==> flow/design.v <==
module maindec(
	input	[ 5:0]	op,
	output			memtoreg, memwrite, branch, alusrc, regdst, regwrite, jump,
	output	[ 1:0]	aluop,
	output			mulORreg, pcORreg, hilo, dstOR31, jr, wehi, welo,
	input [5:0] funct);
	reg 	[ 15:0]	controls;
	assign {regwrite, regdst, alusrc, branch, memwrite, memtoreg, jump, aluop, 
				mulORreg, pcORreg, hilo, dstOR31, jr, wehi, welo} = controls;
	always @(*)
		case(op)
			6'b000000: begin
						  case(funct)
								6'b011001: controls <= 16'b0000000000000011;  
								6'b010010: controls <= 16'b1100000001010000;  
								6'b010000: controls <= 16'b1100000001000000;  
								6'b001000: controls <= 16'b0000000000000100;  
								default:	controls <=   16'b1100000100000000;    
						  endcase
						  end
			6'b100011: controls <= 16'b1010010000000000;  
			6'b101011: controls <= 16'b0010100000000000;  
			6'b000100: controls <= 16'b0001000010000000;  
			6'b001000: controls <= 16'b1010000000000000;  
			6'b000010: controls <= 16'b0000001000000000;  
			6'b000011: controls <= 16'b1000001000101000;  
			default:   controls <= 16'bxxxxxxxxxxxxxxxx;  
		endcase
endmodule
module aludec(
	input		[5:0]	funct,
	input		[1:0]	aluop,
	output reg	[2:0]	alucontrol );
	always @(*)
		case(aluop)
			2'b00: alucontrol <= 3'b010;   
			2'b01: alucontrol <= 3'b110;   
			default: case(funct)           
				6'b100000: alucontrol <= 3'b010;  
				6'b100010: alucontrol <= 3'b110;  
				6'b100100: alucontrol <= 3'b000;  
				6'b100101: alucontrol <= 3'b001;  
				6'b101010: alucontrol <= 3'b111;  
				default:   alucontrol <= 3'bxxx;  
			endcase
		endcase
endmodule
module alu(
	input		[31:0]	a, b, 
	input		[ 2:0]	alucont, 
	output reg	[31:0]	result,
	output			zero );
	wire	[31:0]	b2, sum, slt;
	assign b2 = alucont[2] ? ~b:b; 
	assign sum = a + b2 + alucont[2];
	assign slt = sum[31];
	always@(*)
		case(alucont[1:0])
			2'b00: result <= a & b;
			2'b01: result <= a | b;
			2'b10: result <= sum;
			2'b11: result <= slt;
		endcase
	assign zero = (result == 32'b0);
endmodule
module multiplier(
   input [31:0] a, b,
	output [63:0] c);
	assign c = a * b;
endmodule
module adder(
	input	[31:0]	a, b,
	output	[31:0]	y );
	assign y = a + b;
endmodule
module sl2(
	input	[31:0]	a,
	output	[31:0]	y );
	assign y = {a[29:0], 2'b00};
endmodule
module signext(
	input	[15:0]	a,
	output	[31:0]	y );
	assign y = {{16{a[15]}}, a};
endmodule
module Dreg(
   input clk, reset, we,
	input [31:0] d,
	output reg [31:0] q
);
	always@(posedge clk, posedge reset)
		if(reset) q <= 32'b0;
		else 
				if(we) q <= d;
				else q <= q;
endmodule
module flopr #(parameter WIDTH = 8) (
	input					clk, reset,
	input		[WIDTH-1:0]	d, 
	output reg	[WIDTH-1:0]	q);
	always @(posedge clk, posedge reset)
		if (reset) q <= 0;
		else       q <= d;
endmodule
module mux2 #(parameter WIDTH = 8) (
	input	[WIDTH-1:0]	d0, d1, 
	input				s, 
	output	[WIDTH-1:0]	y );
	assign y = s ? d1 : d0; 
endmodule
module regfile(	
	input			clk, 
	input			we3, 
	input 	[ 4:0]	ra1, ra2, wa3, 
	input	[31:0] 	wd3, 
	output 	[31:0] 	rd1, rd2,
	input	[ 4:0] 	ra4,
	output 	[31:0] 	rd4);
	reg		[31:0]	rf[31:0];
    always @(posedge clk)
        if (we3)
			if (~ wa3[4])
				rf[{0,wa3[3:0]}] <= wd3;
			else
				rf[{1,wa3[3:0]}] <= wd3;
	assign rd1 = (ra1 != 0) ? rf[ra1[4:0]] : 0;
	assign rd2 = (ra2 != 0) ? rf[ra2[4:0]] : 0;
	assign rd4 = (ra4 != 0) ? rf[ra4[4:0]] : 0;
endmodule
module controller(
	input	[5:0]	op, funct,
	input			zero,
	output			memtoreg, memwrite, pcsrc, alusrc, regdst, regwrite, jump,
	output	[2:0]	alucontrol,
	output			mulORreg, pcORreg, hilo, dstOR31, jr, wehi, welo);
	wire	[1:0]	aluop;
	wire			branch;
	maindec	md(op, memtoreg, memwrite, branch, alusrc, regdst, regwrite, jump, aluop,
					mulORreg, pcORreg, hilo, dstOR31, jr, wehi, welo, funct);
	aludec	ad(funct, aluop, alucontrol);
	assign pcsrc = branch & zero;
endmodule
module datapath(
	input			clk, reset, memtoreg, pcsrc, alusrc, regdst, regwrite, jump,
	input	[2:0]	alucontrol,
	output			zero,
	output	[31:0]	pc,
	input	[31:0]	instr,
	output	[31:0]	aluout, writedata,
	input	[31:0]	readdata,
	input	[ 4:0]	dispSel,
	output	[31:0]	dispDat,
	input mulORreg, pcORreg, hilo, dstOR31, jr, wehi, welo);
	wire [4:0]  writereg, writereg_result;
	wire [31:0] pcnext, pcnextbr, pcplus4, pcbranch, signimm, signimmsh, srca, srcb, memtoreg_result;
	wire[63:0] product;
	wire [31:0] outHi, outLo, outHiLo, mulORreg_result, pcORreg_result, jrmux_result;
	flopr #(32) pcreg(clk, reset, jrmux_result, pc);
	adder       pcadd1(pc, 32'b100, pcplus4);
	sl2         immsh(signimm, signimmsh);
	adder       pcadd2(pcplus4, signimmsh, pcbranch);
	mux2 #(32)  pcbrmux(pcplus4, pcbranch, pcsrc, pcnextbr);
	mux2 #(32)  pcmux(pcnextbr, {pcplus4[31:28], instr[25:0], 2'b00}, jump, pcnext);
	mux2 #(32)  JRmux(pcnext, srca, jr, jrmux_result);
	regfile		rf(clk, regwrite, instr[25:21], instr[20:16], writereg, pcORreg_result, srca, writedata, dispSel, dispDat);
	mux2 #(5)	wrmux(instr[20:16], instr[15:11], regdst, writereg_result);
	mux2 #(5)	dst31Mux(writereg_result, 5'd31, dstOR31, writereg);
	mux2 #(32)	resmux(aluout, readdata, memtoreg, memtoreg_result);
	mux2 #(32) mulregMux(memtoreg_result, outHiLo, mulORreg, mulORreg_result);
	mux2 #(32) PCregMux(mulORreg_result, pcplus4, pcORreg, pcORreg_result);
	signext		se(instr[15:0], signimm);
	mux2 #(32)	srcbmux(writedata, signimm, alusrc, srcb);
	alu			alu(srca, srcb, alucontrol, aluout, zero);
	multiplier mul(srca, srcb, product);
	Dreg dhi(clk, reset, wehi, product[63:32], outHi);
	Dreg dlo(clk, reset, welo, product[31:0], outLo);
	mux2 #(32) HiLomux(outHi, outLo, hilo, outHiLo);
endmodule
module mips(
	input        	clk, reset,
	output	[31:0]	pc,
	input 	[31:0]	instr,
	output			memwrite,
	output	[31:0]	aluout, writedata,
	input 	[31:0]	readdata,
	input	[ 4:0]	dispSel,
	output	[31:0]	dispDat );
	wire 			memtoreg, pcsrc, zero, alusrc, regdst, regwrite, jump;
	wire	[2:0] 	alucontrol;
	wire			mulORreg, pcORreg, hilo, dstOR31, jr, wehi, welo;
	controller c(instr[31:26], instr[5:0], zero,
				memtoreg, memwrite, pcsrc,
				alusrc, regdst, regwrite, jump,
				alucontrol,
				mulORreg, pcORreg, hilo, dstOR31, jr, wehi, welo);
	datapath dp(clk, reset, memtoreg, pcsrc,
				alusrc, regdst, regwrite, jump,
				alucontrol, zero, pc, instr, aluout, 
				writedata, readdata, dispSel, dispDat,
				mulORreg, pcORreg, hilo, dstOR31, jr, wehi, welo);
endmodule
make LEC_CHECK=0 CAP_MARGIN=35 CELL_PAD_IN_SITES_DETAIL_PLACEMENT=2 CELL_PAD_IN_SITES_GLOBAL_PLACEMENT=2 CORE_MARGIN=2 CORE_UTILIZATION=20 GPL_TIMING_DRIVEN=0 MIN_ROUTING_LAYER=met1 SLEW_MARGIN=20 TNS_END_PERCENT=15 finish   # period 12.0 ns
run.sh (not shown) runs the stock make flow with config.mk's settings and CLKGATE_MAP_FILE=.
The baseline finished but failed the layout checks on negative setup slack.
==> next run, changes <==
CAP_MARGIN = 20   (was 35)
CELL_PAD_IN_SITES_DETAIL_PLACEMENT = default   (was 2)
CELL_PAD_IN_SITES_GLOBAL_PLACEMENT = default   (was 2)
CORE_UTILIZATION = 40   (was 20)
GPL_TIMING_DRIVEN = default   (was 0)
MIN_ROUTING_LAYER = default   (was met1)
TNS_END_PERCENT = default   (was 15)
clock period = 11.9 ns   (was 12.0 ns; I/O delays follow)
What happened:
- The changed run completed without violations
- non-clock buffer count drops by 205
- flip-flop count stays the same
- routed wire length drops by a quarter to a third
- setup slack improved by 0.48 ns
- cell count drops by about a fifth
- synthesized cell count does not change
- via count drops by roughly a tenth
- worst hold slack got worse by 0.014 ns
- die size drops by well over a third
- clock skew drops by 0.0056 ns
==> next run, changes <==
CORE_UTILIZATION = 58   (was 40)
TNS_END_PERCENT = 5   (was default)
clock period = 9.73 ns   (was 11.9 ns; I/O delays follow)
Result: The new run produced a layout that fails on negative setup slack. Final cell count goes down by a few percent. Core utilization goes up by 23 points. Design area goes up by a few percent. Die area goes down by a quarter to a third. Count of clock-buffer cells in the layout goes up by 20. Synthesized area is unchanged. Setup slack degrades by 1.2 ns. Sequential cell count is unchanged. Routed wire length goes down slightly.
==> next run, changes <==
ABC_AREA = 1   (was default)
CORE_UTILIZATION = 70   (was 58)
PLACE_DENSITY = 0.65   (was default)
SETUP_SLACK_MARGIN = 2.32   (was default)
TNS_END_PERCENT = default   (was 5)
clock period = 8.84 ns   (was 9.73 ns; I/O delays follow)
Result: With this change the flow failed in global routing, error GRT-0232; die area fell by roughly a tenth; synthesized area is higher by a few percent; synthesized cell count went up by well over a third.

== red ==
RTL: the design.v shown in full above, as it stands there.
clock: 12.0 ns
lec_check: 0
cap_margin: 20
core_margin: 2
core_utilization: 40
slew_margin: 20
red: all stages complete, timing, DRC and antenna checks passed
Here is what was changed in the inputs of blue compared with red.
- an added SETUP_SLACK_MARGIN of -0.21
- a change of CORE_UTILIZATION from 40 to 63
- a change of CAP_MARGIN from 20 to 5
- a change of the clock period (ns, I/O delays scaled along) from 12.0 to 8.84
Notes after the runs:
The log for blue ends in global routing with error GRT-0232, so the run never completed.
On die outline height: between blue and red, it ends up higher for red.
Taking red as the reference, in blue cell area after placement increased about 3.4%; worst slack after detailed placement dropped 1860 ps.
Post-synthesis area per instance came out exactly the same in blue and red.
blue vs. red: post-synthesis cell type count was more or less identical; number of buffers inserted to repair setup after CTS went up by 134.
Summary of blue over red: chip footprint saw a decrease; total CTS buffers saw a decrease.
What green does differently from blue at the input level:
- changing CORE_UTILIZATION from 63 to 72
- changing CAP_MARGIN from 5 to 20
- setting CTS_CLUSTER_DIAMETER to 400 for the first time
- removing SETUP_SLACK_MARGIN (formerly -0.21)
- setting PLACE_DENSITY to 0.39 for the first time
- setting CTS_CLUSTER_SIZE to 94 for the first time
- changing the clock period (ns, I/O delays scaled along) from 8.84 to 12.3
Notes after the runs:
green and blue ended up with roughly the same number of top-level pins.
In the metrics for blue and green, the one carrying the lower die area is green.
Going from blue to green, final estimated routing congestion in global placement grows by about 4.6%.
green terminated abnormally: global routing reported GRT-0232.
Against blue as the reference, green delivers a lower clock buffer count from CTS.

build 66:
RTL: the design.v shown in full above, as it stands there.
Settings: LEC_CHECK=0, CAP_MARGIN=20, CELL_PAD_IN_SITES_GLOBAL_PLACEMENT=2, CORE_MARGIN=10, CORE_UTILIZATION=35, GPL_TIMING_DRIVEN=0, HOLD_SLACK_MARGIN=0.14, MAX_ROUTING_LAYER=met4, PLACE_DENSITY_LB_ADDON=0.08, SETUP_SLACK_MARGIN=2.6, SLEW_MARGIN=5, TNS_END_PERCENT=25; clock period 12.0 ns.
Build 66: all stages done; final checks FAILED (setup timing).
What build 15 does differently from build 66 at the input level:
# build 66
export LEC_CHECK = 0
export CAP_MARGIN = 20
export CELL_PAD_IN_SITES_GLOBAL_PLACEMENT = 2
export CORE_MARGIN = 10
export CORE_UTILIZATION = 35
export GPL_TIMING_DRIVEN = 0
export HOLD_SLACK_MARGIN = 0.14
export MAX_ROUTING_LAYER = met4
export PLACE_DENSITY_LB_ADDON = 0.08
export SETUP_SLACK_MARGIN = 2.6
export SLEW_MARGIN = 5
export TNS_END_PERCENT = 25
create_clock -name core_clock -period 12.0 [get_ports {clk}]
# build 15
export LEC_CHECK = 0
export CAP_MARGIN = 20
export CELL_PAD_IN_SITES_DETAIL_PLACEMENT = 2
export CELL_PAD_IN_SITES_GLOBAL_PLACEMENT = 2
export CORE_MARGIN = 2
export CORE_UTILIZATION = 20
export SLEW_MARGIN = 20
create_clock -name core_clock -period 12.0 [get_ports {clk}]
[summary]
Having completed the whole flow, build 15 delivered a layout that passed the timing, DRC and antenna checks.
In build 15, overall routing resource usage is lower than in build 66.
Taking build 66 as the reference, in build 15 critical path depth went down about 9%, critical-path maximum fanout up 7, final weighted congestion of routability-driven global placement fell 0.084.
The following lists how build 54 was set up differently from build 15:
# build 15
export LEC_CHECK = 0
export CAP_MARGIN = 20
export CELL_PAD_IN_SITES_DETAIL_PLACEMENT = 2
export CELL_PAD_IN_SITES_GLOBAL_PLACEMENT = 2
export CORE_MARGIN = 2
export CORE_UTILIZATION = 20
export SLEW_MARGIN = 20
create_clock -name core_clock -period 12.0 [get_ports {clk}]
# build 54
export LEC_CHECK = 0
export ABC_AREA = 1
export CAP_MARGIN = 35
export CELL_PAD_IN_SITES_DETAIL_PLACEMENT = 2
export CELL_PAD_IN_SITES_GLOBAL_PLACEMENT = 2
export CORE_ASPECT_RATIO = 1.51
export CORE_MARGIN = 7
export CORE_UTILIZATION = 20
export GPL_TIMING_DRIVEN = 0
export MAX_ROUTING_LAYER = met4
export MIN_ROUTING_LAYER = met1
export PLACE_DENSITY_LB_ADDON = 0.1
export SLEW_MARGIN = 20
export TNS_END_PERCENT = 15
create_clock -name core_clock -period 12.0 [get_ports {clk}]
Notes after the runs:
- Cmp build 15 and build 54 / total global-route track usage / lower: build 15
- Of build 15 and build 54, only build 15 finishes the flow clean.
- Layout checks on build 54: not met. Flow itself completed; violations: setup timing.
- Utilization of the core after routing was lower in the run labelled build 15.
- In build 54 relative to build 15, area of the core region had gone up by a few percent.
- Count of clock-buffer cells in the layout ends up higher on build 54.
- Synthesized area was higher in build 54 than in build 15.
- The number of cells on the worst reg-to-reg path of build 54 is higher than that of build 15.
What build 48 does differently from build 54 at the input level:
# build 54
export LEC_CHECK = 0
export ABC_AREA = 1
export CAP_MARGIN = 35
export CELL_PAD_IN_SITES_DETAIL_PLACEMENT = 2
export CELL_PAD_IN_SITES_GLOBAL_PLACEMENT = 2
export CORE_ASPECT_RATIO = 1.51
export CORE_MARGIN = 7
export CORE_UTILIZATION = 20
export GPL_TIMING_DRIVEN = 0
export MAX_ROUTING_LAYER = met4
export MIN_ROUTING_LAYER = met1
export PLACE_DENSITY_LB_ADDON = 0.1
export SLEW_MARGIN = 20
export TNS_END_PERCENT = 15
create_clock -name core_clock -period 12.0 [get_ports {clk}]
# build 48
export LEC_CHECK = 0
export CAP_MARGIN = 20
export CELL_PAD_IN_SITES_GLOBAL_PLACEMENT = 2
export CORE_ASPECT_RATIO = 1.17
export CORE_MARGIN = 10
export CORE_UTILIZATION = 30
export CTS_CLUSTER_SIZE = 20
export GPL_TIMING_DRIVEN = 0
export HOLD_SLACK_MARGIN = 0.14
export MAX_ROUTING_LAYER = met4
export PLACE_DENSITY_LB_ADDON = 0.08
export SETUP_SLACK_MARGIN = -1.14
export SLEW_MARGIN = 5
export TNS_END_PERCENT = 5
create_clock -name core_clock -period 12.0 [get_ports {clk}]
Notes after the runs:
Of build 48 and build 54, none finishes clean. The flow for build 54 finished, though final verification flagged setup timing. Every stage of build 48 finished as expected; the final checks, on the other hand, flagged setup timing, which means the layout fails. Minimum period implied by the final worst setup slack ended up 0.88 ns higher on build 48 than on build 54. The cell with the biggest individual delay on the critical path comes out sky130_fd_sc_hd__fa_2 in one run and sky130_fd_sc_hd__fa_1 in the other, namely in build 54 and build 48 respectively. Build 48 vs. build 54: synthesis-to-layout area growth lost 19 points, critical path arrival picked up an extra 0.77 ns, first-iteration DRC count decreased by 49% relative to the old numbers, cell area lost 18%.
For build 17, these inputs were changed with respect to build 48:
# build 48
export LEC_CHECK = 0
export CAP_MARGIN = 20
export CELL_PAD_IN_SITES_GLOBAL_PLACEMENT = 2
export CORE_ASPECT_RATIO = 1.17
export CORE_MARGIN = 10
export CORE_UTILIZATION = 30
export CTS_CLUSTER_SIZE = 20
export GPL_TIMING_DRIVEN = 0
export HOLD_SLACK_MARGIN = 0.14
export MAX_ROUTING_LAYER = met4
export PLACE_DENSITY_LB_ADDON = 0.08
export SETUP_SLACK_MARGIN = -1.14
export SLEW_MARGIN = 5
export TNS_END_PERCENT = 5
create_clock -name core_clock -period 12.0 [get_ports {clk}]
# build 17
export LEC_CHECK = 0
export CAP_MARGIN = 20
export CORE_MARGIN = 2
export CORE_UTILIZATION = 60
export CTS_CLUSTER_SIZE = 94
export SLEW_MARGIN = 20
create_clock -name core_clock -period 12.3 [get_ports {clk}]
Findings:
Looking at the reports, build 17 completed the entire flow and the layout it produced met the timing, DRC and antenna checks. Build 17 vs build 48, topmost layer with routed signal wires: met5 vs met4. Between build 48 and build 17, the global routing met2 resource utilization is higher for build 17.
Relative to build 17, the following input files were edited for build 79:
# build 17
export LEC_CHECK = 0
export CAP_MARGIN = 20
export CORE_MARGIN = 2
export CORE_UTILIZATION = 60
export CTS_CLUSTER_SIZE = 94
export SLEW_MARGIN = 20
create_clock -name core_clock -period 12.3 [get_ports {clk}]
# build 79
export LEC_CHECK = 0
export CAP_MARGIN = 5
export CORE_MARGIN = 2
export CORE_UTILIZATION = 66
export SETUP_SLACK_MARGIN = 2.32
export SLEW_MARGIN = 20
export TNS_END_PERCENT = 5
create_clock -name core_clock -period 8.84 [get_ports {clk}]
Notes after the runs:
For build 79, the flow was terminated by a tool error in 5_1_grt and produced no final design. From build 17 to build 79 the numbers moved as follows: H-tree level count roughly the same; die boundary height now smaller; chip area dropped about 9%; placed cell count moved up. In the reports for build 79 and build 17, the larger effective utilization at floorplan belongs to build 79. Summary: with build 17 as the reference, detailed placement HPWL in build 79 moved up by a few percent. The lower number of rows created at floorplan of build 79 and build 17 is in build 79. Comparing build 17 against build 79, there is no change at all in number of buffers between clock root and the deepest sink. Build 79 -> build 17: instance count of the mapped netlist delta 0, exact match.
